==> flow/design.v <==
module RA1SH (
   Q,
   CLK,
   CEN,
   WEN,
   A,
   D,
   OEN
);
   parameter BITS = 16;
   parameter word_depth = 16;
   parameter addr_width = 4;
   output [BITS-1:0] Q;
   input CLK;
   input CEN;
   input WEN;
   input [addr_width-1:0] A;
   input [BITS-1:0] D;
   input OEN;
   reg [BITS-1:0] mem [0:word_depth-1];
   reg [BITS-1:0] Qi;
   always @(posedge CLK) begin
      if (!CEN) begin
         if (!WEN) begin
            mem[A] <= D;
            Qi <= D;
         end else begin
            Qi <= mem[A];
         end
      end
   end
   assign Q = OEN ? {BITS{1'b0}} : Qi;
endmodule
module CPU(
				clk,
			  rst_n,
		   IO_stall,
         awid_m_inf,
       awaddr_m_inf,
       awsize_m_inf,
      awburst_m_inf,
        awlen_m_inf,
      awvalid_m_inf,
      awready_m_inf,
        wdata_m_inf,
        wlast_m_inf,
       wvalid_m_inf,
       wready_m_inf,
          bid_m_inf,
        bresp_m_inf,
       bvalid_m_inf,
       bready_m_inf,
         arid_m_inf,
       araddr_m_inf,
        arlen_m_inf,
       arsize_m_inf,
      arburst_m_inf,
      arvalid_m_inf,
      arready_m_inf, 
          rid_m_inf,
        rdata_m_inf,
        rresp_m_inf,
        rlast_m_inf,
       rvalid_m_inf,
       rready_m_inf 
);
input  wire clk, rst_n;
output reg  IO_stall;
parameter ID_WIDTH = 4 , ADDR_WIDTH = 32, DATA_WIDTH = 16, DRAM_NUMBER=2, WRIT_NUMBER=1;
output  wire [WRIT_NUMBER * ID_WIDTH-1:0]        awid_m_inf;
output  wire [WRIT_NUMBER * ADDR_WIDTH-1:0]    awaddr_m_inf;
output  wire [WRIT_NUMBER * 3 -1:0]            awsize_m_inf;
output  wire [WRIT_NUMBER * 2 -1:0]           awburst_m_inf;
output  wire [WRIT_NUMBER * 7 -1:0]             awlen_m_inf;
output  wire [WRIT_NUMBER-1:0]                awvalid_m_inf;
input   wire [WRIT_NUMBER-1:0]                awready_m_inf;
output  wire [WRIT_NUMBER * DATA_WIDTH-1:0]     wdata_m_inf;
output  wire [WRIT_NUMBER-1:0]                  wlast_m_inf;
output  wire [WRIT_NUMBER-1:0]                 wvalid_m_inf;
input   wire [WRIT_NUMBER-1:0]                 wready_m_inf;
input   wire [WRIT_NUMBER * ID_WIDTH-1:0]         bid_m_inf;
input   wire [WRIT_NUMBER * 2 -1:0]             bresp_m_inf;
input   wire [WRIT_NUMBER-1:0]             	   bvalid_m_inf;
output  wire [WRIT_NUMBER-1:0]                 bready_m_inf;
output  wire [DRAM_NUMBER * ID_WIDTH-1:0]       arid_m_inf;
output  wire [DRAM_NUMBER * ADDR_WIDTH-1:0]   araddr_m_inf;
output  wire [DRAM_NUMBER * 7 -1:0]            arlen_m_inf;
output  wire [DRAM_NUMBER * 3 -1:0]           arsize_m_inf;
output  wire [DRAM_NUMBER * 2 -1:0]          arburst_m_inf;
output  wire [DRAM_NUMBER-1:0]               arvalid_m_inf;
input   wire [DRAM_NUMBER-1:0]               arready_m_inf;
input   wire [DRAM_NUMBER * ID_WIDTH-1:0]         rid_m_inf;
input   wire [DRAM_NUMBER * DATA_WIDTH-1:0]     rdata_m_inf;
input   wire [DRAM_NUMBER * 2 -1:0]             rresp_m_inf;
input   wire [DRAM_NUMBER-1:0]                  rlast_m_inf;
input   wire [DRAM_NUMBER-1:0]                 rvalid_m_inf;
output  wire [DRAM_NUMBER-1:0]                 rready_m_inf;
reg  [3:0]current_state ;
reg  [3:0]next_state ;
reg signed [15:0] core_r0 , core_r1 , core_r2 , core_r3 ;
reg signed [15:0] core_r4 , core_r5 , core_r6 , core_r7 ;
reg signed [15:0] core_r8 , core_r9 , core_r10, core_r11;
reg signed [15:0] core_r12, core_r13, core_r14, core_r15;
wire  MEM_cen, MEM_oen;
reg   MEM_wen;
wire  [3:0]MEM_adr;
reg   [15:0]MEM_in ;
wire  [15:0] MEM_out;
wire  [2:0]opcode;
wire  [3:0]rs,rt,rd;
wire  func;
wire  signed[4:0]imm;
wire  [15:0]address;
wire  [15:0]inst;
reg   [15:0]inst_reg1, inst_reg2;
reg   signed [15:0]rs_data,rt_data,rd_data;
reg   in_valid_inst ;
wire  out_valid_inst ;
reg   signed [12:0] pc ;
reg   [4:0]inst_mode ; 
wire  signed [15:0]data_addr;
wire  out_finish_data;
reg   in_valid_data_write ;
reg   in_valid_data_read;
wire  out_valid_data ;
wire  signed[15:0]load_data ;
parameter EMPTY         = 5'd0 ;
parameter ADD           = 5'd1 ;
parameter SUB           = 5'd2 ;
parameter SLT           = 5'd3 ;
parameter MUL           = 5'd4 ;
parameter LOAD          = 5'd5 ;
parameter STORE         = 5'd6 ;
parameter BRANCH        = 5'd7 ;
parameter JUMP          = 5'd8 ;
parameter IDLE              = 4'd0  ;
parameter INST_FETCH_1      = 4'd1  ;
parameter INST_FETCH_2      = 4'd2  ;
parameter SRAM_STORE        = 4'd3  ;
parameter SRAM_TAKE         = 4'd4  ;
parameter INST_DECODE       = 4'd5  ;
parameter EXECUTE           = 4'd6  ;
parameter DATA_LOAD         = 4'd7  ;
parameter DATA_STORE        = 4'd8  ;
parameter WAIT_OUT_FINISH   = 4'd9  ;
parameter WAIT_OUT_VALID_DATA = 4'd10 ;
parameter WRITE_BACK        = 4'd11 ;
parameter CHECK_REG         = 4'd12 ;
assign opcode = inst_reg2[15:13] ;
assign rs     = inst_reg2[12: 9] ;
assign rt     = inst_reg2[ 8: 5] ;
assign rd     = inst_reg2[ 4: 1] ;
assign func   = inst_reg2[0] ;
assign imm    = inst_reg2[ 4: 0] ;
assign address = { 3'b000 , inst_reg2[12:0] } ;
assign data_addr = {4'b0001, ((rs_data + imm) * 2 )} ;  
always@(posedge clk or negedge rst_n)begin
  if(!rst_n)  current_state <= IDLE ;
  else        current_state <= next_state ;
end
always@(*)begin
    case(current_state)
        IDLE : begin
            next_state = INST_FETCH_1 ;
        end
        INST_FETCH_1 : begin
            next_state = INST_FETCH_2 ;
        end
        INST_FETCH_2 : begin
            if(out_valid_inst)  next_state = SRAM_STORE  ;
            else                next_state = INST_FETCH_2 ;
        end
        SRAM_STORE : begin
            next_state = SRAM_TAKE;
        end
        SRAM_TAKE : begin
            next_state = INST_DECODE;
        end
        INST_DECODE : begin
            next_state = EXECUTE ;
        end
        EXECUTE : begin
            if(opcode[2:1] == 2'b00)      next_state = WRITE_BACK  ;  
            else if(opcode == 3'b011)     next_state = DATA_LOAD   ;  
            else if(opcode == 3'b010)     next_state = DATA_STORE  ;  
            else                          next_state = CHECK_REG   ;  
        end
        WRITE_BACK : begin
            next_state = CHECK_REG ;
        end
        DATA_LOAD : begin
            next_state = WAIT_OUT_VALID_DATA;
        end
        DATA_STORE : begin
            next_state = WAIT_OUT_FINISH;
        end
        WAIT_OUT_VALID_DATA :begin
            if(out_valid_data)      next_state = CHECK_REG ;
            else                    next_state = WAIT_OUT_VALID_DATA ;
        end
        WAIT_OUT_FINISH : begin
            if(out_finish_data)  next_state = CHECK_REG;
            else                 next_state = WAIT_OUT_FINISH ;
        end
        CHECK_REG : begin
            next_state = IDLE ;
        end
        default: next_state = current_state ;
    endcase
end
always@(posedge clk or negedge rst_n)begin
    if(!rst_n)    pc <= 13'b0;
    else begin
        if(current_state == CHECK_REG) begin
            if(opcode == 3'b101 &&  (rs_data== rt_data) )    pc  <= pc + 2 + (imm << 1)  ;   
            else if(opcode == 3'b100 )                       pc  <= address;
            else pc <= pc + 2 ;
        end
    end 
end
always@(*)begin
    case(current_state)
        INST_FETCH_1 : in_valid_inst = 1 ;
        default :      in_valid_inst = 0;
    endcase
end
always@(*)begin
    case(current_state)
        DATA_LOAD : in_valid_data_read = 1 ;
        default :      in_valid_data_read = 0;
    endcase
end
always@(*)begin
    case(current_state)
        SRAM_STORE : MEM_wen = 0 ;
        default :    MEM_wen = 1 ;
    endcase
end
always@(*)begin
    case(current_state)
        SRAM_STORE : MEM_in = inst_reg1;
        default :    MEM_in = 0;
    endcase
end
always@(posedge clk or negedge rst_n)begin
    if(!rst_n)      inst_reg1 <= 0;
    else if(out_valid_inst)  inst_reg1 <= inst;
 end
 always@(posedge clk or negedge rst_n)begin
    if(!rst_n)      inst_reg2 <= 0;
    else if(current_state == SRAM_TAKE) inst_reg2 <= MEM_out;
 end
always@(*)begin
    case(opcode)
        3'b000 : begin
            if(func)    inst_mode = ADD ;
            else        inst_mode = SUB ;
        end 
        3'b001 : begin
            if(func)    inst_mode = SLT ;
            else        inst_mode = MUL ;
        end
        3'b011 :        inst_mode = LOAD    ;
        3'b010 :        inst_mode = STORE   ;
        3'b101 :        inst_mode = BRANCH  ;      
        3'b100 :        inst_mode = JUMP    ;
        default : inst_mode = EMPTY ;
    endcase
end
always @(posedge clk or negedge rst_n) begin
    if (!rst_n)     rs_data <= 0 ;
    else begin
        if (current_state == INST_DECODE) begin
            case(rs)
                0:      rs_data <= core_r0  ;
                1:      rs_data <= core_r1  ;
                2:      rs_data <= core_r2  ;
                3:      rs_data <= core_r3  ;
                4:      rs_data <= core_r4  ;
                5:      rs_data <= core_r5  ;
                6:      rs_data <= core_r6  ;
                7:      rs_data <= core_r7  ;
                8:      rs_data <= core_r8  ;
                9:      rs_data <= core_r9  ;
                10:     rs_data <= core_r10 ; 
                11:     rs_data <= core_r11 ; 
                12:     rs_data <= core_r12 ; 
                13:     rs_data <= core_r13 ; 
                14:     rs_data <= core_r14 ; 
                15:     rs_data <= core_r15 ; 
            endcase
        end         
    end
end
always @(posedge clk or negedge rst_n) begin
    if (!rst_n)     rt_data <= 0 ;
    else begin
        if (current_state == INST_DECODE) begin
            case(rt)
                0:      rt_data <= core_r0  ;
                1:      rt_data <= core_r1  ;
                2:      rt_data <= core_r2  ;
                3:      rt_data <= core_r3  ;
                4:      rt_data <= core_r4  ;
                5:      rt_data <= core_r5  ;
                6:      rt_data <= core_r6  ;
                7:      rt_data <= core_r7  ;
                8:      rt_data <= core_r8  ;
                9:      rt_data <= core_r9  ;
                10:     rt_data <= core_r10 ; 
                11:     rt_data <= core_r11 ; 
                12:     rt_data <= core_r12 ; 
                13:     rt_data <= core_r13 ; 
                14:     rt_data <= core_r14 ; 
                15:     rt_data <= core_r15 ; 
            endcase
        end         
    end
end
always@(posedge clk or negedge rst_n)begin
    if(!rst_n)      rd_data <= 0 ;
    else begin
        if(current_state == EXECUTE) begin
            case(inst_mode)
                ADD : rd_data <= rs_data + rt_data ;
                SUB : rd_data <= rs_data - rt_data ;
                SLT : begin
                    if(rt_data > rs_data)   rd_data <= 1'b1 ;
                    else                    rd_data <= 1'b0;
                end 
                MUL : rd_data <= rs_data * rt_data ;
                default : rd_data <= 0 ;
            endcase
        end
    end
end
always@(*)begin
    case(current_state)
        DATA_STORE :          in_valid_data_write = 1'b1;
        default :             in_valid_data_write = 1'b0;
    endcase
end
always@(posedge clk or negedge rst_n)begin
    if(!rst_n)begin
        IO_stall <= 1;
    end
    else begin
        case(current_state)
            CHECK_REG : IO_stall <= 0;
            default: IO_stall <= 1 ;
        endcase
    end
end
always@(posedge clk or negedge rst_n)begin
    if(!rst_n)begin
        core_r0  <= 0;
    end
    else begin
        if(current_state == WRITE_BACK && rd == 0) core_r0 <= rd_data ;
        else if (out_valid_data==1     && rt == 0) core_r0 <= load_data ;
    end
end
always@(posedge clk or negedge rst_n)begin
    if(!rst_n)begin
        core_r1  <= 0;
    end
    else begin
        if(current_state == WRITE_BACK && rd == 1) core_r1 <= rd_data ;
        else if (out_valid_data==1     && rt == 1) core_r1 <= load_data ;
    end
end
always@(posedge clk or negedge rst_n)begin
    if(!rst_n)begin
        core_r2  <= 0;
    end
    else begin
        if(current_state == WRITE_BACK && rd == 2) core_r2 <= rd_data ;
        else if (out_valid_data==1     && rt == 2) core_r2 <= load_data ;
    end
end
always@(posedge clk or negedge rst_n)begin
    if(!rst_n)begin
        core_r3  <= 0;
    end
    else begin
        if(current_state == WRITE_BACK && rd == 3) core_r3 <= rd_data ;
        else if (out_valid_data==1     && rt == 3) core_r3 <= load_data ;
    end
end
always@(posedge clk or negedge rst_n)begin
    if(!rst_n)begin
        core_r4  <= 0;
    end
    else begin
        if(current_state == WRITE_BACK && rd == 4) core_r4 <= rd_data ;
        else if (out_valid_data==1     && rt == 4) core_r4 <= load_data ;
    end
end
always@(posedge clk or negedge rst_n)begin
    if(!rst_n)begin
        core_r5  <= 0;
    end
    else begin
        if(current_state == WRITE_BACK && rd == 5) core_r5 <= rd_data ;
        else if (out_valid_data==1     && rt == 5) core_r5 <= load_data ;
    end
end
always@(posedge clk or negedge rst_n)begin
    if(!rst_n)begin
        core_r6  <= 0;
    end
    else begin
        if(current_state == WRITE_BACK && rd == 6) core_r6 <= rd_data ;
        else if (out_valid_data==1     && rt == 6) core_r6 <= load_data ;
    end
end
always@(posedge clk or negedge rst_n)begin
    if(!rst_n)begin
        core_r7  <= 0;
    end
    else begin
        if(current_state == WRITE_BACK && rd == 7) core_r7 <= rd_data ;
        else if (out_valid_data==1     && rt == 7) core_r7 <= load_data ;
    end
end
always@(posedge clk or negedge rst_n)begin
    if(!rst_n)begin
        core_r8  <= 0;
    end
    else begin
        if(current_state == WRITE_BACK && rd == 8) core_r8 <= rd_data ;
        else if (out_valid_data==1     && rt == 8) core_r8 <= load_data ;
    end
end
always@(posedge clk or negedge rst_n)begin
    if(!rst_n)begin
        core_r9  <= 0;
    end
    else begin
        if(current_state == WRITE_BACK && rd == 9) core_r9 <= rd_data ;
        else if (out_valid_data==1     && rt == 9) core_r9 <= load_data ;
    end
end
always@(posedge clk or negedge rst_n)begin
    if(!rst_n)begin
        core_r10  <= 0;
    end
    else begin
        if(current_state == WRITE_BACK && rd == 10) core_r10 <= rd_data ;
        else if (out_valid_data==1     && rt == 10) core_r10 <= load_data ;
    end
end
always@(posedge clk or negedge rst_n)begin
    if(!rst_n)begin
        core_r11  <= 0;
    end
    else begin
        if(current_state == WRITE_BACK && rd == 11) core_r11 <= rd_data ;
        else if (out_valid_data==1     && rt == 11) core_r11 <= load_data ;
    end
end
always@(posedge clk or negedge rst_n)begin
    if(!rst_n)begin
        core_r12  <= 0;
    end
    else begin
        if(current_state == WRITE_BACK && rd == 12) core_r12 <= rd_data ;
        else if (out_valid_data==1     && rt == 12) core_r12 <= load_data ;
    end
end
always@(posedge clk or negedge rst_n)begin
    if(!rst_n)begin
        core_r13  <= 0;
    end
    else begin
        if(current_state == WRITE_BACK && rd == 13) core_r13 <= rd_data ;
        else if (out_valid_data==1     && rt == 13) core_r13 <= load_data ;
    end
end
always@(posedge clk or negedge rst_n)begin
    if(!rst_n)begin
        core_r14  <= 0;
    end
    else begin
        if(current_state == WRITE_BACK && rd == 14) core_r14 <= rd_data ;
        else if (out_valid_data==1     && rt == 14) core_r14 <= load_data ;
    end
end
always@(posedge clk or negedge rst_n)begin
    if(!rst_n)begin
        core_r15  <= 0;
    end
    else begin
        if(current_state == WRITE_BACK && rd == 15) core_r15 <= rd_data ;
        else if (out_valid_data==1     && rt == 15) core_r15 <= load_data ;
    end
end
assign MEM_cen = 0 ;
assign MEM_oen = 0 ;
assign MEM_adr = 0 ;
RA1SH X_0 (.Q(MEM_out) , .CLK(clk), .CEN(MEM_cen), .WEN(MEM_wen) , .A(MEM_adr) , .D(MEM_in), .OEN(MEM_oen));
read_DRAM_instruction Read_Inst(
                .clk(clk),
              .rst_n(rst_n),
           .in_valid(in_valid_inst),
            .in_addr(pc),
          .out_valid(out_valid_inst),
           .out_inst(inst),
         .arid_m_inf(arid_m_inf[DRAM_NUMBER * ID_WIDTH-1:ID_WIDTH]),
       .araddr_m_inf(araddr_m_inf[DRAM_NUMBER * ADDR_WIDTH-1:ADDR_WIDTH]),
        .arlen_m_inf(arlen_m_inf[DRAM_NUMBER * 7 -1:7]),
       .arsize_m_inf(arsize_m_inf[DRAM_NUMBER * 3 -1:3]),
      .arburst_m_inf(arburst_m_inf[DRAM_NUMBER * 2 -1:2]),
      .arvalid_m_inf(arvalid_m_inf[1]),
      .arready_m_inf(arready_m_inf[1]), 
          .rid_m_inf(rid_m_inf[DRAM_NUMBER * ID_WIDTH-1:ID_WIDTH]),
        .rdata_m_inf(rdata_m_inf[DRAM_NUMBER * DATA_WIDTH-1:DATA_WIDTH]),
        .rresp_m_inf(rresp_m_inf[DRAM_NUMBER * 2 -1:2]),
        .rlast_m_inf(rlast_m_inf[1]),
       .rvalid_m_inf(rvalid_m_inf[1]),
       .rready_m_inf(rready_m_inf[1]) 
);
read_DRAM_data read_DRAM_data(
                .clk(clk),
              .rst_n(rst_n),
           .in_valid(in_valid_data_read),
            .in_addr(data_addr[11:0]),
          .out_valid(out_valid_data),
           .out_data(load_data),
         .arid_m_inf(arid_m_inf[ID_WIDTH-1:0]),
       .araddr_m_inf(araddr_m_inf[ADDR_WIDTH-1:0]),
        .arlen_m_inf(arlen_m_inf[7 -1:0]),
       .arsize_m_inf(arsize_m_inf[3 -1:0]),
      .arburst_m_inf(arburst_m_inf[2 -1:0]),
      .arvalid_m_inf(arvalid_m_inf[0]),
      .arready_m_inf(arready_m_inf[0]), 
          .rid_m_inf(rid_m_inf[ID_WIDTH-1:0]),
        .rdata_m_inf(rdata_m_inf[DATA_WIDTH-1:0]),
        .rresp_m_inf(rresp_m_inf[2 -1:0]),
        .rlast_m_inf(rlast_m_inf[0]),
       .rvalid_m_inf(rvalid_m_inf[0]),
       .rready_m_inf(rready_m_inf[0]) 
);
write_DRAM_data WRITE_DATA(
                .clk(clk),
              .rst_n(rst_n),
           .in_valid(in_valid_data_write),
            .in_addr(data_addr[11:0]),
            .in_data(rt_data),
         .out_finish(out_finish_data),
         .awid_m_inf(awid_m_inf),
       .awaddr_m_inf(awaddr_m_inf),
       .awsize_m_inf(awsize_m_inf),
      .awburst_m_inf(awburst_m_inf),
        .awlen_m_inf(awlen_m_inf),
      .awvalid_m_inf(awvalid_m_inf),
      .awready_m_inf(awready_m_inf),
        .wdata_m_inf(wdata_m_inf),
        .wlast_m_inf(wlast_m_inf),
       .wvalid_m_inf(wvalid_m_inf),
       .wready_m_inf(wready_m_inf),
          .bid_m_inf(bid_m_inf),
        .bresp_m_inf(bresp_m_inf),
       .bvalid_m_inf(bvalid_m_inf),
       .bready_m_inf(bready_m_inf)
);
endmodule
module read_DRAM_instruction(
                clk,
              rst_n,
           in_valid,
            in_addr,
          out_valid,
           out_inst,
         arid_m_inf,
       araddr_m_inf,
        arlen_m_inf,
       arsize_m_inf,
      arburst_m_inf,
      arvalid_m_inf,
      arready_m_inf, 
          rid_m_inf,
        rdata_m_inf,
        rresp_m_inf,
        rlast_m_inf,
       rvalid_m_inf,
       rready_m_inf 
);
parameter ID_WIDTH = 4 , ADDR_WIDTH = 32, DATA_WIDTH = 16, DRAM_NUMBER=2, WRIT_NUMBER=1;
input  wire clk, rst_n;
input  in_valid;
input  [12:0] in_addr;  
output reg out_valid;
output reg [15:0] out_inst;
output  wire [ID_WIDTH-1:0]       arid_m_inf;
output  wire [ADDR_WIDTH-1:0]   araddr_m_inf;
output  wire [7 -1:0]            arlen_m_inf;
output  wire [3 -1:0]           arsize_m_inf;
output  wire [2 -1:0]          arburst_m_inf;
output  reg                    arvalid_m_inf;
input   wire                   arready_m_inf;
input   wire [ID_WIDTH-1:0]         rid_m_inf;
input   wire [DATA_WIDTH-1:0]     rdata_m_inf;
input   wire [2 -1:0]             rresp_m_inf;
input   wire                      rlast_m_inf;
input   wire                     rvalid_m_inf;
output  reg                      rready_m_inf;
reg     [1:0]current_state,next_state;
reg     [15:0]out_reg;
assign arid_m_inf = 0 ;
assign arlen_m_inf = 7'b0 ;
assign arsize_m_inf = 3'b001 ;
assign arburst_m_inf = 2'b01 ;
assign araddr_m_inf = {16'd0, 4'b0001, in_addr[11:0] };
parameter   IDLE = 2'd0;
parameter   SEND = 2'd1;
parameter   WAIT = 2'd2;
parameter   OUT  = 2'd3;
always@(posedge clk or negedge rst_n)begin
  if(!rst_n)  current_state <= 0;
  else current_state <= next_state;
end
always@(*)begin
    case(current_state)
        IDLE : begin
            if(in_valid)    next_state = SEND ;
            else            next_state = IDLE ;
        end
        SEND : begin
            if(arready_m_inf) next_state = WAIT ;
            else              next_state = SEND ;
        end
        WAIT : begin
            if(rlast_m_inf)  next_state = OUT ;
            else             next_state = WAIT;
        end
        OUT: begin
            next_state = IDLE;
        end
        default : next_state = current_state;
    endcase
end
always@(*)begin
    case(current_state)
        SEND : arvalid_m_inf = 1 ;
        default : arvalid_m_inf = 0;
    endcase
end
always@(*)begin
    case(current_state)
        WAIT : rready_m_inf = 1;
        default : rready_m_inf = 0;
    endcase
end
always@(*)begin
    case(current_state)
        OUT :     out_valid = 1;
        default : out_valid = 0;
    endcase
end
always@(posedge clk or negedge rst_n)begin
  if(!rst_n)            out_reg <= 0;
  else if(rlast_m_inf)  out_reg <= rdata_m_inf;
end
always@(*)begin
    case(current_state)
        OUT :     out_inst = out_reg ;  
        default : out_inst = 0 ; 
    endcase
end
endmodule
module read_DRAM_data(
                clk,
              rst_n,
           in_valid,
            in_addr,
            in_data,
          out_valid,
           out_data,
         arid_m_inf,
       araddr_m_inf,
        arlen_m_inf,
       arsize_m_inf,
      arburst_m_inf,
      arvalid_m_inf,
      arready_m_inf, 
          rid_m_inf,
        rdata_m_inf,
        rresp_m_inf,
        rlast_m_inf,
       rvalid_m_inf,
       rready_m_inf 
);
parameter ID_WIDTH = 4 , ADDR_WIDTH = 32, DATA_WIDTH = 16, DRAM_NUMBER=2, WRIT_NUMBER=1;
input  wire clk, rst_n;
input  in_valid;
input  [11:0] in_addr;
input  [15:0] in_data;
output reg out_valid;
output reg [15:0] out_data;
output  wire [ID_WIDTH-1:0]       arid_m_inf;
output  wire [ADDR_WIDTH-1:0]   araddr_m_inf;
output  wire [7 -1:0]            arlen_m_inf;
output  wire [3 -1:0]           arsize_m_inf;
output  wire [2 -1:0]          arburst_m_inf;
output  reg                    arvalid_m_inf;
input   wire                   arready_m_inf;
input   wire [ID_WIDTH-1:0]         rid_m_inf;
input   wire [DATA_WIDTH-1:0]     rdata_m_inf;
input   wire [2 -1:0]             rresp_m_inf;
input   wire                      rlast_m_inf;
input   wire                     rvalid_m_inf;
output  reg                      rready_m_inf;
parameter IDLE  = 2'd0 ;
parameter SEND  = 2'd1 ;
parameter WAIT  = 2'd2 ;
parameter OUT   = 2'd3 ;
reg      [1:0] current_state, next_state;
reg      [15:0]out_reg;
assign   arid_m_inf = 0 ;
assign   arlen_m_inf = 7'b0 ;
assign   arsize_m_inf = 3'b001 ;
assign   arburst_m_inf = 2'b01 ;
assign   araddr_m_inf = { 16'd0 , 4'b001 , in_addr } ;
always @(posedge clk or negedge rst_n) begin
    if (!rst_n)     current_state <= IDLE ;
    else            current_state <= next_state ;
end
always @(*)begin
    case(current_state)
        IDLE : begin
            if(in_valid)    next_state = SEND ;
            else            next_state = IDLE ;
        end
        SEND : begin
            if(arready_m_inf) next_state = WAIT ;
            else              next_state = SEND ; 
        end
        WAIT : begin
            if(rlast_m_inf)  next_state = OUT ;
            else             next_state = WAIT;
        end
        OUT : begin
            next_state = IDLE;
        end
        default : next_state = current_state ;
    endcase
end
always@(*)begin
    case(current_state)
        SEND : arvalid_m_inf = 1 ;
        default : arvalid_m_inf = 0;
    endcase
end
always@(*)begin
    case(current_state)
        WAIT :    rready_m_inf = 1;
        default : rready_m_inf = 0;
    endcase
end
always@(*)begin
    case(current_state)
        OUT :     out_valid = 1;
        default : out_valid = 0;
    endcase
end
always@(posedge clk or negedge rst_n)begin
  if(!rst_n)            out_reg <= 0;
  else if(rlast_m_inf)  out_reg <= rdata_m_inf;
end
always@(*)begin
    case(current_state)
        OUT :     out_data = out_reg ;  
        default : out_data = 0 ; 
    endcase
end
endmodule
module write_DRAM_data(
                clk,
              rst_n,
           in_valid,
            in_addr,
            in_data,
         out_finish,
         awid_m_inf,
       awaddr_m_inf,
       awsize_m_inf,
      awburst_m_inf,
        awlen_m_inf,
      awvalid_m_inf,
      awready_m_inf,
        wdata_m_inf,
        wlast_m_inf,
       wvalid_m_inf,
       wready_m_inf,
          bid_m_inf,
        bresp_m_inf,
       bvalid_m_inf,
       bready_m_inf
);
parameter ID_WIDTH = 4 , ADDR_WIDTH = 32, DATA_WIDTH = 16, DRAM_NUMBER=2, WRIT_NUMBER=1;
input  wire clk, rst_n;
input  in_valid;
input  [11:0] in_addr;  
input  [15:0] in_data;
output reg out_finish;
output  wire [ID_WIDTH-1:0]        awid_m_inf;
output  wire [ADDR_WIDTH-1:0]    awaddr_m_inf;
output  wire [3 -1:0]            awsize_m_inf;
output  wire [2 -1:0]           awburst_m_inf;
output  wire [7 -1:0]             awlen_m_inf;
output  reg                     awvalid_m_inf;
input   wire                    awready_m_inf;
output  reg  [DATA_WIDTH-1:0]     wdata_m_inf;
output  reg                       wlast_m_inf;
output  reg                      wvalid_m_inf;
input   wire                     wready_m_inf;
input   wire [ID_WIDTH-1:0]         bid_m_inf;
input   wire [2 -1:0]             bresp_m_inf;
input   wire                     bvalid_m_inf;
output  wire                     bready_m_inf;
parameter IDLE = 3'd0 ;
parameter SEND = 3'd1 ;
parameter WAIT = 3'd2 ;
parameter OUT  = 3'd3 ;
parameter RESPONSE = 3'd4;
reg  [2:0] current_state, next_state;
always @(posedge clk or negedge rst_n) begin
    if (!rst_n)     current_state <= IDLE ;
    else            current_state <= next_state ;
end
always @(*) begin
    case(current_state)
        IDLE : begin
            if(in_valid)        next_state = SEND ;
            else                next_state = IDLE ;
        end
        SEND : begin
            if(awready_m_inf)   next_state = WAIT ;
            else                next_state = SEND ;
        end
        WAIT : begin
            if(wready_m_inf)    next_state = OUT ;
            else                next_state = WAIT;
        end
        OUT : begin
            next_state = RESPONSE ;
        end
        RESPONSE : begin
            if(bvalid_m_inf) next_state = IDLE ;
            else             next_state = RESPONSE ;
        end
        default : next_state = current_state ;
    endcase
end
assign awid_m_inf = 0 ;
assign awlen_m_inf = 7'd0 ;
assign awsize_m_inf = 3'b001 ;
assign awburst_m_inf = 2'b01 ;
assign awaddr_m_inf = { 16'd0 , 4'b0001, in_addr } ;
assign bready_m_inf = (current_state == RESPONSE) ? 1 : 0 ;
always @(*) begin
    case(current_state)
        SEND :    awvalid_m_inf = 1 ;
        default : awvalid_m_inf = 0 ;
    endcase
end
always@(*)begin
    case(current_state)
        WAIT :    wvalid_m_inf = 1;
        default : wvalid_m_inf = 0;
    endcase
end
always@(*)begin
    case(current_state)
        WAIT :    wdata_m_inf = in_data ;
        default : wdata_m_inf = 0 ;
    endcase
end
always@(*)begin
    case(current_state)
        WAIT :    wlast_m_inf = 1;
        default : wlast_m_inf = 0;
    endcase
end
always@(*)begin
    case(current_state)
        OUT :     out_finish = 1;
        default : out_finish = 0;
    endcase
end
endmodule
==> flow/run.sh <==
#!/bin/bash
# the make line also repeats each setting of config.mk as NAME=value (left out here)
make -C /OpenROAD-flow-scripts/flow DESIGN_CONFIG=/design/flow/config.mk WORK_HOME=/design/flow/orfs CLKGATE_MAP_FILE= finish
==> flow/config.mk <==
export PLATFORM = sky130hd
export DESIGN_NAME = CPU
export DESIGN_NICKNAME = CPU
export VERILOG_FILES = /design/flow/design.v
export SDC_FILE = /design/flow/constraint.sdc
export NUM_CORES = 4
export LEC_CHECK = 0
export CAP_MARGIN = 10
export CELL_PAD_IN_SITES_GLOBAL_PLACEMENT = 2
export CORE_MARGIN = 4
export CORE_UTILIZATION = 43
export CTS_CLUSTER_DIAMETER = 166
export CTS_CLUSTER_SIZE = 11
export GPL_ROUTABILITY_DRIVEN = 0
export GPL_TIMING_DRIVEN = 0
export HOLD_SLACK_MARGIN = 0.03
export SETUP_SLACK_MARGIN = -0.12
export SLEW_MARGIN = 20
export TNS_END_PERCENT = 40
==> flow/constraint.sdc <==
create_clock -name core_clock -period 3.8 [get_ports {clk}]
set_input_delay 0.7600 -clock core_clock [delete_from_list [all_inputs] [get_ports {clk}]]
set_output_delay 0.7600 -clock core_clock [all_outputs]
set_load 0.01 [all_outputs]
==> ci_impl_report.md, run 1 <==
### Yosys + OpenROAD results

| Metric | Value |
|---|---|
| Slowest CP cell | fa_1 |
| Internal power | 0.006992 W |
| Rel. slew slack | 21.67% |
| Comb. pwr | 0.000566 W |
| RSZ-0062 raised after global routing | true |
| DR vias/cell | 6.014 |
| Sequential cell area fraction in the yosys report | 37.11% |
| CTS Buf Count | 44 |
| First-pass GRT wire length | 172.7 mm |
| CP bufs+invs | 4 |
| Basic Gates by Area | 11.82% |
| Top cells by count | dfrtp_1, nor2_1, mux2i_1, a21oi_1, nand2_1 |
| CTS tree | done |
| Outcome | complete, but fails checks |
| Reg2Reg Setup Slack | -1500 ps |
| Stages on the worst setup path | 18 |
| Clk root buf | clkbuf_16 |
| Top pwr grp | sequential cells |
| Sink Count | 423 |
| Clock Path Buffers | 3 |
| Fin Setup TNS | -13110 ps |
| First-pass DRT Iterations | 11 |
| Seq. cell area | 10700 µm² |
| Post-layout period usage | 139.4% |
| Detailed Route Iter0 Violations | 3653 |
| Synth mux share | 11.89% |
| Compound Share, Synth | 17.00% |
| Synthesis-to-finish area growth | 17.42% |
| Worst reg2reg startpoint | rs_data[6] |
| Final setup vio count | 18 |
| Largest net degree at the start of global routing | 100 |
| Die area | 71090 µm² |
| Worst Tran Pin Value | 1169 ps |
| Synth Register Bits | 423 |
| Crit Path Class | reg -> reg |
| Post-synth ARST share | 96.22% |
| Main logic family after synthesis | AND-OR/OR-AND gates |
| Worst Reg-to-Reg Cells | 18 |
| Cell Pwr Density | 274.6 nW/µm² |
| CP startpoint kind | register |
| Inst Count DP | 4174 |
| Core ar. | 65980 µm² |
| Max VDD drop | 288.5 µV |
| Final tally of max-slew violations | 0 |
| Clk power | 0.00400 W |
| Post-Syn Instances | 3098 |
| Core Util at FP | 43.59% |
| Final Skew | 36.46 ps |
| Initial antenna violation count | 5 |
| Number of global-route vias before repair | 25630 |
| Routed via count | 25870 |
| CTS clk-pin slew, worst paths | 60 ps |
| Unique cell types | 84 |
| Drt drc | 0 |
| Nets | 3674 |
| Yosys xor share | 2.223% |
| Worst flop-to-flop path endpoint | rd_data[13] |
| Yosys top cell by instances | dfrtp_1 |
| Non-Filler Instances | 4301 |
| Clock Latency Late Sink | 600 ps |
| Highest clock rate | 188.8 MHz |
| Total wire length | 117.7 mm |
| Adder-Cell Fraction of Synth Area | 10.71% |
| Yosys cell count | 3098 |
| Final ANT Viol Nets | 0 |
| Cell family with most CP delay | adder cells |
| Die Width | 266.6 µm |
| # IOs | 230 |
| Critical Path Start | rs_data[6] |
| Critical-path maximum fanout | 5 |
| P_sw | 0.002282 W |
| Total gr overflow | 0 |
| Worst setup EP type | register |
| Crit-path cells | ha_4 > fa_1 > inv_1 > fa_1 > inv_1 > fa_1 > fa_1 > fa_1 > inv_1 > fa_1 > inv_2 > ha_4 > nand3_1 > a21oi_2 > or4_4 > nand3_4 > and3b_1 > o21ai_1 |
| GR Util All Layers | 32.65% |
| Final hold slack | 112.1 ps |
| Violated Checks | setup timing |
| Crit path top cell by count | fa_1 |
| Mean Syn Cell Area | 9.283 µm² |
| Min Tclk post-route | 5297 ps |
| Synth Cell Area | 28760 µm² |
| Crit-path max cell delay | 530 ps |
| Req. time, crit path | 4230 ps |
| Synth area leader | dfrtp_1 |
| Seq pwr | 0.00471 W |
| Arr. time, crit path | 5730 ps |
| IO buf count | 97 |
| FP Rows | 94 |
| Sw Ratio | 24.61% |
| Wire per inst | 27.38 µm |
| Combinational share of power | 6.1% |
| Reg power frac | 50.8% |
| Top FF cell, synth | dfrtp_1 |
| Tool warnings | 67 |
| Die Ht | 266.6 µm |
| Pleak | 16.81 nW |
| Yosys stat area | 28760 µm² |
| Final WS setup | -1497 ps |
| Clock share of power | 43.1% |
| Max-cap violations | 0 |
| Top area cell types | dfrtp_1, mux2i_1, fa_1, ha_1, a22oi_1 |
| Post-DP HPWL | 91.60 mm |
| Final Hold Fails | 0 |
| Htree depth | 2 |
| CP endpoint | rd_data[13] |
| Fillers | 6236 |
| Top cell area share | 34.98% |
| Post-route core utilization | 51.18% |
| Post-synth EDFFs | 16 |
| Worst Hold Class | in -> async |
| YS warnings | 5 |
| Comb gate area | 16350 µm² |
-- per-layer routing --
layer,part of all wire [%],track usage (%),wire [µm],vias to the layer above
met5,0.040,0,47,-
met3,9.2,6.858,10850,447
met4,6.3,15.35,7415,8
met2,45,52.30,53030,1461
met1,39,42.64,46400,12710
li1,-,-,-,11240
-- layout make-up --
| cell class | count | share of cell area [%] |
|---|---|---|
| timing repair buffer | 165 | 4.724 |
| antenna | 2 | 0.01482 |
| clock buffer | 61 | 3.449 |
| clock inverter | 4 | 0.1704 |
| inverter | 203 | 2.449 |
| buffer | 352 | 5.873 |
| multi-input combinational | 2227 | 48.43 |
| sequential | 423 | 31.69 |
| tap | 864 | 3.201 |
-- what timing repair did --
action / 4_1_cts / 5_1_grt
pin swaps: 45 / 11
buffers inserted: 59 / 2
hold endpoints to repair: 0 / 0
resized: 157 / 27
endpoints found under the setup margin: 27 / 22
hold buffers: 0 / 0
-- stage by stage --
step	instance area (µm²)	power, W	setup WS (ps)
after detailed placement	31450	0.005346	-2191
after CTS	33650	0.009324	-1536
after global routing	33770	0.009563	-1665
after floorplan	29210	0.005083	-1127
final	33770	0.009274	-1497
after global placement	31260	0.005325	-17660
==> inputs of run 2 (changes only) <==
CAP_MARGIN = 30   (was 10)
GPL_TIMING_DRIVEN = unset   (was 0)
TNS_END_PERCENT = 75   (was 40)
==> ci_impl_report.md, run 2 <==
### Yosys + OpenROAD results

| Metric | Value |
|---|---|
| Final WS setup | -1335 ps |
| Synth area leader | dfrtp_1 |
| Compound Share, Synth | 17.00% |
| Violated Checks | setup timing |
| CP bufs+invs | 6 |
| Final ANT Viol Nets | 0 |
| DR vias/cell | 6.001 |
| Total wire length | 118.8 mm |
| Placed Area | 31560 µm² |
| Max VDD drop | 312.6 µV |
| Inst Count DP | 4072 |
| RSZ-0062 raised after global routing | true |
| Worst setup EP type | register |
| Yosys xor share | 2.223% |
| Total gr overflow | 0 |
| Top cells by count | dfrtp_1, nor2_1, mux2i_1, a21oi_1, nand2_1 |
| Nets | 3542 |
| Main logic family after synthesis | AND-OR/OR-AND gates |
| Post-DP HPWL | 80.19 mm |
| Die area | 71090 µm² |
| Final tally of max-slew violations | 0 |
| Crit path top cell by count | fa_1 |
| Final setup vio count | 12 |
| Clock Path Buffers | 3 |
| Slowest CP cell | fa_1 |
| Largest net degree at the start of global routing | 67 |
| Synth Register Bits | 423 |
| Unique cell types | 84 |
| Top pwr grp | sequential cells |
| Fillers | 6227 |
| Htree depth | 2 |
| Cell Pwr Density | 274.8 nW/µm² |
| Clock share of power | 44.2% |
| Mean Syn Cell Area | 9.283 µm² |
| Post-Layout Inst Area | 33460 µm² |
| Top FF cell, synth | dfrtp_1 |
| Core Util at FP | 43.59% |
| Sequential cell area fraction in the yosys report | 37.11% |
| CP startpoint kind | register |
| Tool warnings | 67 |
| Final hold slack | 149.5 ps |
| P_sw | 0.002239 W |
| Crit Path Class | reg -> reg |
| Clock Latency Late Sink | 610 ps |
| Req. time, crit path | 4270 ps |
| Stages on the worst setup path | 19 |
| Max-cap violations | 0 |
| Final Hold Fails | 0 |
| Pleak | 16.82 nW |
| Worst flop-to-flop path endpoint | rd_data[15] |
| Worst Tran Pin Value | 1016 ps |
| Worst reg2reg startpoint | rt_data[2] |
| Comb. pwr | 0.000332 W |
| Synthesis-to-finish area growth | 16.33% |
| YS warnings | 5 |
| Min Tclk post-route | 5135 ps |
| Cell family with most CP delay | adder cells |
| Basic Gates by Area | 11.82% |
| Synth Cell Area | 28760 µm² |
| Clk power | 0.00406 W |
| Core ar. | 65980 µm² |
| GR Util All Layers | 32.78% |
| Combinational share of power | 3.6% |
| Wire per inst | 28.50 µm |
| # IOs | 230 |
| Outcome | complete, but fails checks |
| Arr. time, crit path | 5600 ps |
| Non-Filler Instances | 4169 |
| Sw Ratio | 24.35% |
| Fin Setup TNS | -11250 ps |
| Number of global-route vias before repair | 24650 |
| Worst Reg-to-Reg Cells | 19 |
| Rel. slew slack | 32.13% |
| Adder-Cell Fraction of Synth Area | 10.71% |
| Critical Path Start | rt_data[2] |
| Place WS | -1528 ps |
| Reg power frac | 52.2% |
| Internal power | 0.006956 W |
| Highest clock rate | 194.7 MHz |
| FP Rows | 94 |
| CTS Buf Count | 44 |
| CP endpoint | rd_data[15] |
| Yosys stat area | 28760 µm² |
| Detailed Route Iter0 Violations | 2671 |
| Seq pwr | 0.00480 W |
| Crit-path cells | buf_2 > inv_2 > nor2_1 > fa_1 > inv_1 > fa_1 > inv_1 > fa_1 > fa_1 > inv_1 > fa_1 > fa_2 > inv_1 > ha_1 > or3_1 > o21ai_1 > a21oi_2 > xnor2_1 > o31ai_1 |
| Post-synth EDFFs | 16 |
| Die Width | 266.6 µm |
| Post-synth ARST share | 96.22% |
| Sink Count | 423 |
| Yosys top cell by instances | dfrtp_1 |
| Top area cell types | dfrtp_1, mux2i_1, fa_1, ha_1, a22oi_1 |
| Crit-path max cell delay | 530 ps |
| Die Ht | 266.6 µm |
| Initial antenna violation count | 5 |
| CTS clk-pin slew, worst paths | 60 ps |
| Post-layout period usage | 135.1% |
| CTS tree | done |
| Clk root buf | clkbuf_16 |
| Critical-path maximum fanout | 4 |
| First-pass GRT wire length | 171.3 mm |
| Yosys cell count | 3098 |
| Routed via count | 25020 |
| IO buf count | 99 |
| Reg2Reg Setup Slack | -1340 ps |
| Worst Hold Class | in -> async |
| Drt drc | 0 |
| Synth mux share | 11.89% |
| Final Skew | 62.67 ps |
| First-pass DRT Iterations | 6 |
| Top cell area share | 34.98% |
| Post-Syn Instances | 3098 |
| Ant diodes | 0 |
==> run 2: what timing repair did <==
item,CTS,global route
endpoints found under the setup margin,23,22
hold endpoints to repair,0,0
pin swaps,25,31
setup buffers,19,15
gates resized,86,78
hold buffers,0,0
==> run 2: layout make-up <==
cell class                      count  area (µm²)  share of cell area, %
Clock buffer                       64        1197                  3.579
Clock inverter                      3       47.55                 0.1421
Inverter                          203       777.0                  2.322
Multi-Input combinational cell   2227       16330                  48.82
Sequential cell                   423       10690                  31.94
Tap cell                          864        1081                  3.231
Timing Repair Buffer              385        3333                  9.963
==> run 2: layer usage <==
| layer | track usage [%] | part of all wire, % | vias to the layer above | wire (µm) |
|---|---|---|---|---|
| met1 | 42.92 | 41 | 12390 | 48300 |
| met3 | 6.066 | 7.8 | 381 | 9250 |
| met4 | 14.11 | 5.1 | 4 | 6098 |
| met2 | 53.59 | 46 | 1251 | 55130 |
| met5 | 0 | 0.023 | - | 27 |
| li1 | - | - | 10990 | - |
==> run 2: per-stage QoR <==
step           util, %  total power, W
6_report         50.71        0.009195
2_1_floorplan        -        0.005083
3_5_place_dp     47.83        0.005219
3_3_place_gp     47.83        0.005205
5_1_grt          50.71        0.009499
4_1_cts          50.19        0.009267
==> inputs of run 3 (changes only) <==
CAP_MARGIN = 20   (was 30)
CELL_PAD_IN_SITES_GLOBAL_PLACEMENT = unset   (was 2)
CORE_MARGIN = 2   (was 4)
CORE_UTILIZATION = 53   (was 43)
CTS_CLUSTER_DIAMETER = unset   (was 166)
CTS_CLUSTER_SIZE = unset   (was 11)
GPL_ROUTABILITY_DRIVEN = unset   (was 0)
HOLD_SLACK_MARGIN = unset   (was 0.03)
SETUP_SLACK_MARGIN = unset   (was -0.12)
SLEW_MARGIN = 30   (was 20)
TNS_END_PERCENT = unset   (was 75)
clock period = 6.0 ns   (was 3.8 ns; I/O delays follow)
==> ci_impl_report.md, run 3 <==
### Yosys + OpenROAD results

| Metric | Value |
|---|---|
| Number of buffers added for setup after CTS | 0 |
| Htree depth | 2 |
| Synth Register Bits | 423 |
| Gp weighted congestion | 0.9256 |
| CP endpoint | rd_data[14] |
| Min Tclk post-route | 5793 ps |
| Basic Gates by Area | 11.82% |
| Final tally of max-slew violations | 0 |
| Top area cell types | dfrtp_1, mux2i_1, fa_1, ha_1, a22oi_1 |
| Reg2Reg Setup Slack | 210 ps |
| Cts hold-fix bufs | 0 |
| Final setup vio count | 0 |
| Tool warnings | 68 |
| # IOs | 230 |
| Clock Path Buffers | 3 |
| Detailed Route Iter0 Violations | 3044 |
| Worst flop-to-flop path endpoint | rd_data[14] |
| Synthesis-to-finish area growth | 10.10% |
| RSZ-0062 raised after global routing | false |
| Core ar. | 53710 µm² |
| Place WS | 215.1 ps |
| Reg power frac | 48.2% |
| Synth mux share | 11.89% |
| Fin Setup TNS | 0 ps |
| Crit-path max cell delay | 700 ps |
| Pleak | 16.00 nW |
| Worst Hold Class | reg -> reg |
| Total gr overflow | 0 |
| Cell family with most CP delay | adder cells |
| DR vias/cell | 6.428 |
| Comb. pwr | 0.000200 W |
| Max VDD drop | 251.1 µV |
| Sw Ratio | 24.00% |
| Yosys xor share | 2.223% |
| Clk power | 0.00307 W |
| Rel. slew slack | 29.68% |
| Adder-Cell Fraction of Synth Area | 10.71% |
| Hold path endpoint | current_state[7] |
| Top cells by count | dfrtp_1, nor2_1, mux2i_1, a21oi_1, nand2_1 |
| Post-synth EDFFs | 16 |
| Yosys stat area | 28760 µm² |
| Die Width | 236.9 µm |
| Highest clock rate | 172.6 MHz |
| Routed via count | 24680 |
| Clock Latency Late Sink | 620 ps |
| P_sw | 0.001516 W |
| Top cell area share | 34.98% |
| Arr. time, crit path | 6270 ps |
| Compound Share, Synth | 17.00% |
| Final ANT Viol Nets | 0 |
| Main logic family after synthesis | AND-OR/OR-AND gates |
| First-pass GRT wire length | 156.0 mm |
| Seq pwr | 0.00304 W |
| First-pass DRT Iterations | 6 |
| Post-DP HPWL | 67.87 mm |
| Post-layout period usage | 96.56% |
| Final Hold Fails | 0 |
| Cell Pwr Density | 199.4 nW/µm² |
| CTS Buf Count | 49 |
| Critical-path maximum fanout | 9 |
| Largest net degree at the start of global routing | 107 |
| Worst reg2reg startpoint | rt_data[2] |
| Nets | 3355 |
| FP Rows | 85 |
| Clk root buf | clkbuf_16 |
| Fillers | 4710 |
| Comb gate area | 15950 µm² |
| Yosys cell count | 3098 |
| Req. time, crit path | 6470 ps |
| Max-cap violations | 0 |
| Combinational share of power | 3.2% |
| Post_cts resized | 0 |
| Sink Count | 423 |
| Final Skew | 25.73 ps |
| Drt drc | 0 |
| Crit Path Class | reg -> reg |
| GR Util All Layers | 37.61% |
| Stages on the worst setup path | 18 |
| Core Util at FP | 53.55% |
| Crit-path cells | nand2_1 > fa_1 > fa_1 > inv_1 > fa_1 > fa_1 > fa_1 > inv_1 > fa_1 > inv_1 > ha_1 > or2_2 > a21oi_1 > a31oi_1 > xor2_1 > buf_4 > a211oi_1 > o2bb2ai_1 |
| Post-Syn Instances | 3098 |
| Initial antenna violation count | 6 |
| Worst Reg-to-Reg Cells | 18 |
| Clock share of power | 48.7% |
| IO buf count | 99 |
| Seq. cell area | 10670 µm² |
| Slowest CP cell | dfrtp_1 |
| YS warnings | 5 |
| Number of global-route vias before repair | 24250 |
| CP bufs+invs | 4 |
| Die Ht | 236.9 µm |
| Die area | 56140 µm² |
| Final WS setup | 206.6 ps |
| CTS clk-pin slew, worst paths | 60 ps |
| Outcome | finished clean |
| Worst setup EP type | register |
| Yosys top cell by instances | dfrtp_1 |
| Worst Min Path Start | current_state[0] |
| Non-Filler Instances | 3839 |
| CP startpoint kind | register |
| Sequential cell area fraction in the yosys report | 37.11% |
| Critical Path Start | rt_data[2] |
| Top FF cell, synth | dfrtp_1 |
| Synth Cell Area | 28760 µm² |
| Synth area leader | dfrtp_1 |
| Wire per inst | 27.62 µm |
| Inst Count DP | 3742 |
| Total wire length | 106.0 mm |
| Top pwr grp | the clock network |
| Unique cell types | 84 |
| Hold Path Depth | 0 |
| Worst Tran Pin Value | 1051 ps |
| Crit path top cell by count | fa_1 |
| Internal power | 0.004799 W |
| Mean Syn Cell Area | 9.283 µm² |
| CTS tree | done |
| Post-synth ARST share | 96.22% |
==> run 3: routing by layer <==
| metal | track usage, % | vias up | share of wire (%) |
|---|---|---|---|
| met2 | 54.67 | 1625 | 43 |
| met4 | 19.85 | 6 | 5.8 |
| met3 | 11.48 | 459 | 12 |
| met1 | 50.46 | 11960 | 39 |
| met5 | 0.7792 | - | 0.082 |
| li1 | - | 10630 | - |
==> run 3: area by class of cell <==
type,count,area share (%)
tap,696,2.750
sequential,423,33.71
inverter,203,2.418
antenna,5,0.03951
multi-input combinational,2227,50.38
clock inverter,26,0.7824
clock buffer,66,4.425
timing repair buffer,193,5.492
==> run 3: through the flow <==
step	hold slack [ps]	utilization, %	instance area [µm²]	power (W)
2_1_floorplan	351.9	-	29170	0.003219
3_3_place_gp	380.5	55.86	30000	0.003283
3_5_place_dp	389.6	55.86	30000	0.003294
4_1_cts	394.8	58.93	31650	0.006342
5_1_grt	405.3	58.94	31660	0.006494
6_report	391.7	58.96	31670	0.006314
==> inputs of run 4 (changes only) <==
ABC_AREA = 1   (was unset)
CORE_UTILIZATION = 72   (was 53)
CTS_CLUSTER_DIAMETER = 391   (was unset)
PLACE_DENSITY = 0.4   (was unset)
SETUP_SLACK_MARGIN = -0.37   (was unset)
SLEW_MARGIN = 20   (was 30)
clock period = 3.79 ns   (was 6.0 ns; I/O delays follow)
==> ci_impl_report.md, run 4 <==
### Yosys + OpenROAD results

| Metric | Value |
|---|---|
| Core ar. | 40830 µm² |
| Worst Tran Pin Value | 1273 ps |
| RSZ-0062 raised after global routing | true |
| Basic Gates by Area | 14.05% |
| Main logic family after synthesis | AND-OR/OR-AND gates |
| Cts hold-fix bufs | 0 |
| Reg power frac | 46.9% |
| Violated Checks | setup timing |
| Initial antenna violation count | 3 |
| Die Width | 207.2 µm |
| Nets | 4284 |
| Synth Cell Area | 29730 µm² |
| Number of global-route vias before repair | 30020 |
| Combinational share of power | 4.0% |
| Worst flop-to-flop path endpoint | rd_data[13] |
| Req. time, crit path | 4320 ps |
| Post-DP HPWL | 78.89 mm |
| Routed via count | 31460 |
| Min Tclk post-route | 5452 ps |
| Sequential cell area fraction in the yosys report | 35.90% |
| Compound Share, Synth | 22.76% |
| Comb. pwr | 0.000396 W |
| First-pass DRT Iterations | 12 |
| CP bufs+invs | 7 |
| Post-Syn Instances | 3906 |
| Crit path top cell by count | fa_1 |
| Clock Latency Late Sink | 620 ps |
| Outcome | complete, but fails checks |
| Yosys xor share | 0.8544% |
| Yosys cell count | 3906 |
| Synthesis-to-finish area growth | 13.51% |
| Post-layout period usage | 143.8% |
| Cell Pwr Density | 297.0 nW/µm² |
| Clk power | 0.00493 W |
| Final Skew | 36.22 ps |
| Highest clock rate | 183.4 MHz |
| Top cells by count | nand2_1, inv_1, o21ai_0, dfrtp_1, o22ai_1 |
| Place WS | -1522 ps |
| Drt drc | 0 |
| Adder-Cell Fraction of Synth Area | 10.36% |
| Die Ht | 207.2 µm |
| Total gr overflow | 0 |
| Clk root buf | clkbuf_16 |
| CTS Buf Count | 45 |
| Max-cap violations | 0 |
| GR Util All Layers | 52.05% |
| Worst Reg-to-Reg Cells | 23 |
| Synth mux share | 1.061% |
| Final WS setup | -1662 ps |
| Total wire length | 117.3 mm |
| Detailed Route Iter0 Violations | 5818 |
| Post-synth EDFFs | 16 |
| DR vias/cell | 6.839 |
| Clock share of power | 49.2% |
| Rel. slew slack | 15.13% |
| Crit-path cells | buf_4 > nand2_1 > fa_1 > inv_1 > fa_1 > ha_2 > inv_2 > fa_1 > fa_1 > fa_1 > inv_2 > ha_4 > nand2_4 > nor3_4 > nand3_2 > nand3_2 > buf_4 > buf_4 > buf_6 > nor2_4 > o211ai_1 > nand2_1 > nand2_1 |
| IO buf count | 99 |
| Arr. time, crit path | 5980 ps |
| Critical Path Start | rs_data[5] |
| Mean Syn Cell Area | 7.610 µm² |
| Final setup vio count | 28 |
| Top pwr grp | the clock network |
| Top FF cell, synth | dfrtp_1 |
| Top area cell types | dfrtp_1, o21ai_0, nand2_1, inv_1, fa_1 |
| Cell family with most CP delay | adder cells |
| Synth area leader | dfrtp_1 |
| Sink Count | 423 |
| Post-Layout Inst Area | 33740 µm² |
| Yosys top cell by instances | nand2_1 |
| CP endpoint | rd_data[13] |
| Clock Path Buffers | 3 |
| Yosys stat area | 29730 µm² |
| Crit-path max cell delay | 590 ps |
| Final ANT Viol Nets | 0 |
| Worst Hold Class | in -> async |
| Worst reg2reg startpoint | rs_data[5] |
| Largest net degree at the start of global routing | 86 |
| Final tally of max-slew violations | 0 |
| # IOs | 230 |
| FP Rows | 74 |
| Sw Ratio | 24.11% |
| Unique cell types | 58 |
| Synth Register Bits | 423 |
| Reg2Reg Setup Slack | -1660 ps |
| Placed Area | 31490 µm² |
| YS warnings | 5 |
| Htree depth | 2 |
| Critical-path maximum fanout | 8 |
| Max VDD drop | 404.3 µV |
| Wire per inst | 25.50 µm |
| Worst setup EP type | register |
| CTS tree | done |
| Core Util at FP | 72.80% |
| Die area | 42930 µm² |
| CP startpoint kind | register |
| Final Hold Fails | 0 |
| Crit Path Class | reg -> reg |
| Tool warnings | 67 |
| Gp weighted congestion | 1.122 |
| Internal power | 0.007605 W |
| Stages on the worst setup path | 23 |
| Seq pwr | 0.00470 W |
| P_sw | 0.002416 W |
| Post-synth ARST share | 96.22% |
| CTS clk-pin slew, worst paths | 70 ps |
| Top cell area share | 33.84% |
| Pleak | 16.92 nW |
| First-pass GRT wire length | 172.4 mm |
| Slowest CP cell | fa_1 |
-- run 4: routing by layer --
layer	up-vias	routed length, µm	track usage [%]
met5	-	0	0
met4	0	12340	38.99
met3	1010	18570	21.18
met2	3023	49400	77.67
met1	14520	36990	60.32
li1	12910	-	-
-- run 4: area by class of cell --
class	count	area (µm²)
Fill cell	2536	7091
Multi-Input combinational cell	2557	15500
Sequential cell	423	10690
Inverter	698	2629
Clock inverter	22	307.8
Clock buffer	62	1301
Timing Repair Buffer	301	2639
Antenna cell	5	12.51
Tap cell	532	665.6
-- run 4: what timing repair did --
| item | CTS | global route |
|---|---|---|
| endpoints found under the setup margin | 19 | 18 |
| buffers inserted | 10 | 15 |
| gates cloned | 0 | 0 |
| pin swaps | 17 | 38 |
| resized | 66 | 65 |
| hold endpoints to repair | 0 | 0 |
-- run 4: stage by stage --
step                      std cells  setup TNS [ps]  total power [W]  hold WS [ps]  utilization, %
after global routing           4595          -20090          0.01014         259.5           82.60
after CTS                      4580          -15200         0.009915         231.5           81.80
final                          4600          -17280          0.01002         218.5           82.63
after global placement         4486          -11710         0.005132         380.6           77.13
after floorplan                4014           -7374         0.005019         351.9               -
after detailed placement       4486          -13430         0.005154         383.2           77.13
==> inputs of run 5 (changes only) <==
ABC_AREA = unset   (was 1)
CORE_UTILIZATION = 70   (was 72)
CTS_CLUSTER_DIAMETER = unset   (was 391)
SETUP_SLACK_MARGIN = unset   (was -0.37)
clock period = 5.58 ns   (was 3.79 ns; I/O delays follow)
==> ci_impl_report.md, run 5 <==
### Yosys + OpenROAD results

| Metric | Value |
|---|---|
| GR Util All Layers | 47.55% |
| Seq. cell area | 10680 µm² |
| Critical-path maximum fanout | 7 |
| Internal power | 0.005225 W |
| Max VDD drop | 296.3 µV |
| Tool warnings | 73 |
| Min Tclk post-route | 5464 ps |
| Reg2Reg Setup Slack | 120 ps |
| Yosys cell count | 3098 |
| Drt drc | 0 |
| Worst Hold Class | reg -> reg |
| Sink Count | 423 |
| Highest clock rate | 183.0 MHz |
| Post-layout period usage | 97.93% |
| Post-route core utilization | 77.78% |
| Yosys top cell by instances | dfrtp_1 |
| Post-synth ARST share | 96.22% |
| Crit Path Class | reg -> reg |
| CTS tree | done |
| Top cell area share | 34.98% |
| Top cells by count | dfrtp_1, nor2_1, mux2i_1, a21oi_1, nand2_1 |
| Routed via count | 25520 |
| Cell Pwr Density | 214.2 nW/µm² |
| CTS Buf Count | 45 |
| Final WS setup | 115.7 ps |
| Initial antenna violation count | 5 |
| Synth Cell Area | 28760 µm² |
| Yosys stat area | 28760 µm² |
| CP endpoint | rd_data[15] |
| Rel. slew slack | 11.96% |
| Crit-path cells | buf_4 > ha_2 > inv_1 > fa_1 > fa_1 > inv_1 > fa_1 > fa_1 > inv_1 > fa_1 > fa_2 > inv_1 > ha_1 > buf_4 > nor3_1 > a21oi_2 > xnor2_1 > buf_4 > o31ai_1 |
| DR vias/cell | 6.929 |
| Final hold slack | 432.3 ps |
| FP Rows | 74 |
| Worst setup EP type | register |
| Reg power frac | 48.3% |
| Clock Latency Late Sink | 600 ps |
| Crit path top cell by count | fa_1 |
| Final Skew | 37.54 ps |
| Worst reg2reg startpoint | rs_data[7] |
| Largest net degree at the start of global routing | 119 |
| Core Util at FP | 70.76% |
| Number of buffers added for setup after CTS | 0 |
| # IOs | 230 |
| Die Width | 206.7 µm |
| Number of global-route vias before repair | 25060 |
| Hold Path Depth | 0 |
| Post-Syn Instances | 3098 |
| Post-DP HPWL | 63.90 mm |
| First-pass GRT wire length | 150.0 mm |
| RSZ-0062 raised after global routing | true |
| Combinational share of power | 3.2% |
| Comb gate area | 16020 µm² |
| Critical Path Start | rs_data[7] |
| P_sw | 0.001546 W |
| Fillers | 2768 |
| First-pass DRT Iterations | 12 |
| CP startpoint kind | register |
| Clock Path Buffers | 3 |
| Core ar. | 40650 µm² |
| Nets | 3370 |
| YS warnings | 5 |
| Post-synth EDFFs | 16 |
| Main logic family after synthesis | AND-OR/OR-AND gates |
| Unique cell types | 84 |
| Hold path endpoint | current_state[7] |
| Gp weighted congestion | 0.9998 |
| Stages on the worst setup path | 19 |
| Design Power | 0.006771 W |
| Cell family with most CP delay | adder cells |
| Arr. time, crit path | 5930 ps |
| Top FF cell, synth | dfrtp_1 |
| Top area cell types | dfrtp_1, mux2i_1, fa_1, ha_1, a22oi_1 |
| Worst Min Path Start | current_state[0] |
| Worst Reg-to-Reg Cells | 19 |
| Compound Share, Synth | 17.00% |
| Clk power | 0.00329 W |
| Outcome | finished clean |
| Adder-Cell Fraction of Synth Area | 10.71% |
| Req. time, crit path | 6050 ps |
| Crit-path max cell delay | 530 ps |
| Max-cap violations | 0 |
| Synth Register Bits | 423 |
| Total gr overflow | 0 |
| Basic Gates by Area | 11.82% |
| Yosys xor share | 2.223% |
| Sw Ratio | 22.83% |
| Final ANT Viol Nets | 0 |
| Comb. pwr | 0.000216 W |
| Die Ht | 206.7 µm |
| Seq pwr | 0.00327 W |
| Worst flop-to-flop path endpoint | rd_data[15] |
| Top pwr grp | the clock network |
| Final tally of max-slew violations | 0 |
| Detailed Route Iter0 Violations | 3943 |
| Die area | 42720 µm² |
| Mean Syn Cell Area | 9.283 µm² |
| Wire per inst | 27.19 µm |
| CTS clk-pin slew, worst paths | 60 ps |
| Slowest CP cell | fa_1 |
| Place WS | 14.89 ps |
| Clk root buf | clkbuf_16 |
| Final Hold Fails | 0 |
| Synthesis-to-finish area growth | 9.928% |
| Final setup vio count | 0 |
| Sequential cell area fraction in the yosys report | 37.11% |
| Clock share of power | 48.5% |
| Synth area leader | dfrtp_1 |
| IO buf count | 99 |
| Synth mux share | 11.89% |
| Total wire length | 100.1 mm |
| Pleak | 16.04 nW |
| Htree depth | 2 |
| Worst Tran Pin Value | 1314 ps |
| CP bufs+invs | 7 |
## run 5: what timing repair did
item / 4_1_cts / 5_1_grt
hold buffers: 0 / 0
gates cloned: 0 / 0
endpoints found under the setup margin: 1 / 6
pin swaps: 0 / 7
gates resized: 1 / 19
## run 5: per-layer routing
layer / global-route usage (%) / up-vias / routed length [µm]
li1: - / 10670 / -
met3: 18.56 / 714 / 14310
met5: 0 / - / 95
met4: 31.43 / 4 / 8716
met1: 58.35 / 12100 / 34710
met2: 69.94 / 2028 / 42280
## run 5: area by class of cell
cell class / instances / area share [%]
repair buffers: 212 / 5.976
inverters: 203 / 2.410
clock buffers: 60 / 3.902
well taps: 532 / 2.105
flip-flops and latches: 423 / 33.78
clock inverters: 22 / 1.124
multi-input cells: 2227 / 50.67
diodes: 4 / 0.03166
## run 5: through the flow
step                area (µm²)  setup TNS (ps)  instances
CTS                      31550               0       3679
detailed placement       29960               0       3597
global placement         29940               0       3596
global route             31610          -61.02       3679
floorplan                29170               0       3206
finish                   31620               0       3683
==> inputs of run 6 (changes only) <==
CAP_MARGIN = 30   (was 20)
CELL_PAD_IN_SITES_GLOBAL_PLACEMENT = 3   (was unset)
CORE_UTILIZATION = 58   (was 70)
GPL_ROUTABILITY_DRIVEN = 1   (was unset)
GPL_TIMING_DRIVEN = 0   (was unset)
MAX_ROUTING_LAYER = met5   (was unset)
PLACE_DENSITY = unset   (was 0.4)
SETUP_SLACK_MARGIN = -0.25   (was unset)
TNS_END_PERCENT = 75   (was unset)
clock period = 7.85 ns   (was 5.58 ns; I/O delays follow)
==> ci_impl_report.md, run 6 <==
### Yosys + OpenROAD results

| Metric | Value |
|---|---|
| Outcome | did not finish |
| Fail Step | 3_1_place_gp_skip_io |
| Error | [ERROR GPL-0301] Utilization 121.799 % exceeds 100%. |
| Unique cell types | 84 |
| Post-synth ARST share | 96.22% |
| Top cells by count | dfrtp_1, nor2_1, mux2i_1, a21oi_1, nand2_1 |
| Main logic family after synthesis | AND-OR/OR-AND gates |
| Sequential cell area fraction in the yosys report | 37.11% |
| Mean Syn Cell Area | 9.283 µm² |
| Core ar. | 48950 µm² |
| Die area | 51380 µm² |
| Synth Register Bits | 423 |
| Top area cell types | dfrtp_1, mux2i_1, fa_1, ha_1, a22oi_1 |
| Die Ht | 226.7 µm |
| Post-synth EDFFs | 16 |
| FP Rows | 81 |
| Basic Gates by Area | 11.82% |
| Die Width | 226.7 µm |
| Post-Syn Instances | 3098 |
| Synth mux share | 11.89% |
| Top FF cell, synth | dfrtp_1 |
| Core Util at FP | 58.75% |
| Synth area leader | dfrtp_1 |
| Adder-Cell Fraction of Synth Area | 10.71% |
| YS warnings | 5 |
| Yosys stat area | 28760 µm² |
| Yosys top cell by instances | dfrtp_1 |
| Top cell area share | 34.98% |
| Yosys cell count | 3098 |
| Yosys xor share | 2.223% |
| Synth Cell Area | 28760 µm² |
| Compound Share, Synth | 17.00% |
Power and IR drop assume default switching activity.
